==> inputs of 12-11 <==
==> flow/design.v (excerpt) <==
module top(
    input wire                  clk_i,           
    input wire                  rstn_i,          
    input wire                  start_i,         
    input wire signed   [31:0]  vector_x_i,      
    input wire signed   [31:0]  quant_w_i,       
    output wire                 done_o,          
    output wire signed  [31:0]  dout_o           
);
clock: 5.78 ns
lec_check: 0
cap_margin: 20
core_aspect_ratio: 1.42
core_margin: 2
core_utilization: 72
cts_cluster_size: 10
place_density: 0.36
setup_slack_margin: 1.38
slew_margin: 20
run.sh (not shown) runs the stock make flow with config.mk's settings and CLKGATE_MAP_FILE=.
==> inputs of 08-08, as changes to 12-11 <==
==> flow/config.mk (replaced) <==
export PLATFORM = sky130hd
export DESIGN_NAME = top
export DESIGN_NICKNAME = top
export VERILOG_FILES = /design/flow/design.v
export SDC_FILE = /design/flow/constraint.sdc
export NUM_CORES = 4
export LEC_CHECK = 0
export ABC_AREA = 1
export CAP_MARGIN = 5
export CORE_MARGIN = 2
export CORE_UTILIZATION = 72
export CTS_CLUSTER_DIAMETER = 258
export PLACE_DENSITY = 0.65
export SETUP_SLACK_MARGIN = -1.72
export SLEW_MARGIN = 20
==> flow/constraint.sdc (replaced) <==
create_clock -name core_clock -period 17.5 [get_ports {clk_i}]
set_input_delay 3.5000 -clock core_clock [delete_from_list [all_inputs] [get_ports {clk_i}]]
set_output_delay 3.5000 -clock core_clock [all_outputs]
set_load 0.01 [all_outputs]
==> impl_metrics.toml <==
# generated from flow reports
[run_status]
run_status = "failed layout checks"
failed_checks = "setup timing"

[die]
die_y_um = 258

[timing]
fin_ws_ns = -2.52
finalSetupViolCount = 9
The numbers above come from 08-08.

==> impl_metrics.toml <==
# yosys + openroad results
[run_status]
error_message = "[ERROR DPL-0038] Utilization greater than 100%, impossible to legalize"
stop_stage = "4_1_cts"
run_status = "stopped before the end"

[die]
die_y_um = 304

[yosys]
area_leaders = "dfrtp_1 (23%), fa_1 (14%), ha_1 (12%)"
The numbers above come from 12-11.


* * *

==> violet <==
Starting RTL as in the previous note.
// top
module top(
    input wire                  clk_i,           
    input wire                  rstn_i,          
    input wire                  start_i,         
    input wire signed   [31:0]  vector_x_i,      
    input wire signed   [31:0]  quant_w_i,       
    output wire                 done_o,          
    output wire signed  [31:0]  dout_o           
);
wire quantize_done;                        
wire dequantize_done;                      
wire signed [7:0]   quantized_data;          
wire signed [31:0]  mac_out [3:0];           
reg signed  [31:0]  mac_o [3:0];             
wire valid;                                
wire mac_done;                             
wire [3:0] mac_done_w;                     
assign mac_done = mac_done_w[0];
reg q_valid;                               
reg [31:0] q_in;                           
Quantize #(
    .WIDTH_INPUT(32), 
    .WIDTH_OUTPUT(8),
    .NUM_CALCULATE(8),                     
    .SCALIING_FACTOR(2408),                
  ...
==> flow/config.mk <==
export PLATFORM = sky130hd
export DESIGN_NAME = top
export DESIGN_NICKNAME = top
export VERILOG_FILES = /design/flow/design.v
export SDC_FILE = /design/flow/constraint.sdc
export NUM_CORES = 4
export LEC_CHECK = 0
export CAP_MARGIN = 20
export CELL_PAD_IN_SITES_GLOBAL_PLACEMENT = 3
export CORE_ASPECT_RATIO = 0.99
export CORE_MARGIN = 2
export CORE_UTILIZATION = 49
export GPL_ROUTABILITY_DRIVEN = 0
export MAX_ROUTING_LAYER = met4
export PLACE_DENSITY_LB_ADDON = 0.24
export SETUP_SLACK_MARGIN = -1.37
export SLEW_MARGIN = 20
==> flow/constraint.sdc <==
create_clock -name core_clock -period 47.8 [get_ports {clk_i}]
set_input_delay 9.5600 -clock core_clock [delete_from_list [all_inputs] [get_ports {clk_i}]]
set_output_delay 9.5600 -clock core_clock [all_outputs]
set_load 0.01 [all_outputs]
==> ember: changes against violet <==
==> flow/config.mk (replaced) <==
export PLATFORM = sky130hd
export DESIGN_NAME = top
export DESIGN_NICKNAME = top
export VERILOG_FILES = /design/flow/design.v
export SDC_FILE = /design/flow/constraint.sdc
export NUM_CORES = 4
export LEC_CHECK = 0
export CAP_MARGIN = 20
export CORE_MARGIN = 2
export CORE_UTILIZATION = 40
export CTS_CLUSTER_SIZE = 11
export SLEW_MARGIN = 20
export TNS_END_PERCENT = 30
==> flow/constraint.sdc (replaced) <==
create_clock -name core_clock -period 33.0 [get_ports {clk_i}]
set_input_delay 6.6000 -clock core_clock [delete_from_list [all_inputs] [get_ports {clk_i}]]
set_output_delay 6.6000 -clock core_clock [all_outputs]
set_load 0.01 [all_outputs]
==> maple: changes against violet <==
==> flow/config.mk (replaced) <==
export PLATFORM = sky130hd
export DESIGN_NAME = top
export DESIGN_NICKNAME = top
export VERILOG_FILES = /design/flow/design.v
export SDC_FILE = /design/flow/constraint.sdc
export NUM_CORES = 4
export LEC_CHECK = 0
export CAP_MARGIN = 20
export CORE_MARGIN = 2
export CORE_UTILIZATION = 72
export CTS_CLUSTER_SIZE = 10
export SETUP_SLACK_MARGIN = 1.38
export SLEW_MARGIN = 20
==> flow/constraint.sdc (replaced) <==
create_clock -name core_clock -period 5.78 [get_ports {clk_i}]
set_input_delay 1.1560 -clock core_clock [delete_from_list [all_inputs] [get_ports {clk_i}]]
set_output_delay 1.1560 -clock core_clock [all_outputs]
set_load 0.01 [all_outputs]
==> impl_report.txt <==
IMPLEMENTATION SUMMARY REPORT
----------------------------------------------------
[Placement]
  Worst-case setup slack after placement ........................ 0.974 ns

[Setup path]
  Flop2flop setup slack ........................ ~24 ns

[Final layout]
  Count of inverters not on the clock network in the layout ........................ 516
  Buffer share of cell area ........................ 2.57%

[Status]
  Result of the run ........................ finished clean

[Clocking]
  Cts hold-fix bufs ........................ 0

----------------------------------------------------
(the above is from ember)
==> impl_report.txt <==
FLOW METRICS REPORT
----------------------------------------------------
[Yosys]
  Cell area after synthesis ........................ 45500 um2
  Post-synth seq share ........................ about a quarter

[Placement]
  Worst-case setup slack after placement ........................ -15.84 ns

[Die]
  Die Ht ........................ ~260 um

[Status]
  First error ........................ [ERROR DPL-0038] Utilization greater than 100%, impossible to legalize
  Result of the run ........................ did not finish
  Stage at which the run stopped ........................ clock tree synthesis

----------------------------------------------------
(the above is from maple)
==> impl_report.txt <==
IMPLEMENTATION SUMMARY REPORT
----------------------------------------------------
[Status]
  Result of the run ........................ finished clean

[Final layout]
  Count of inverters not on the clock network in the layout ........................ 516

[Clocking]
  Cts hold-fix bufs ........................ 0

[Setup path]
  Flop2flop setup slack ........................ 39.15 ns

[Placement]
  Worst-case setup slack after placement ........................ approximately 11 ns

----------------------------------------------------
(the above is from violet)
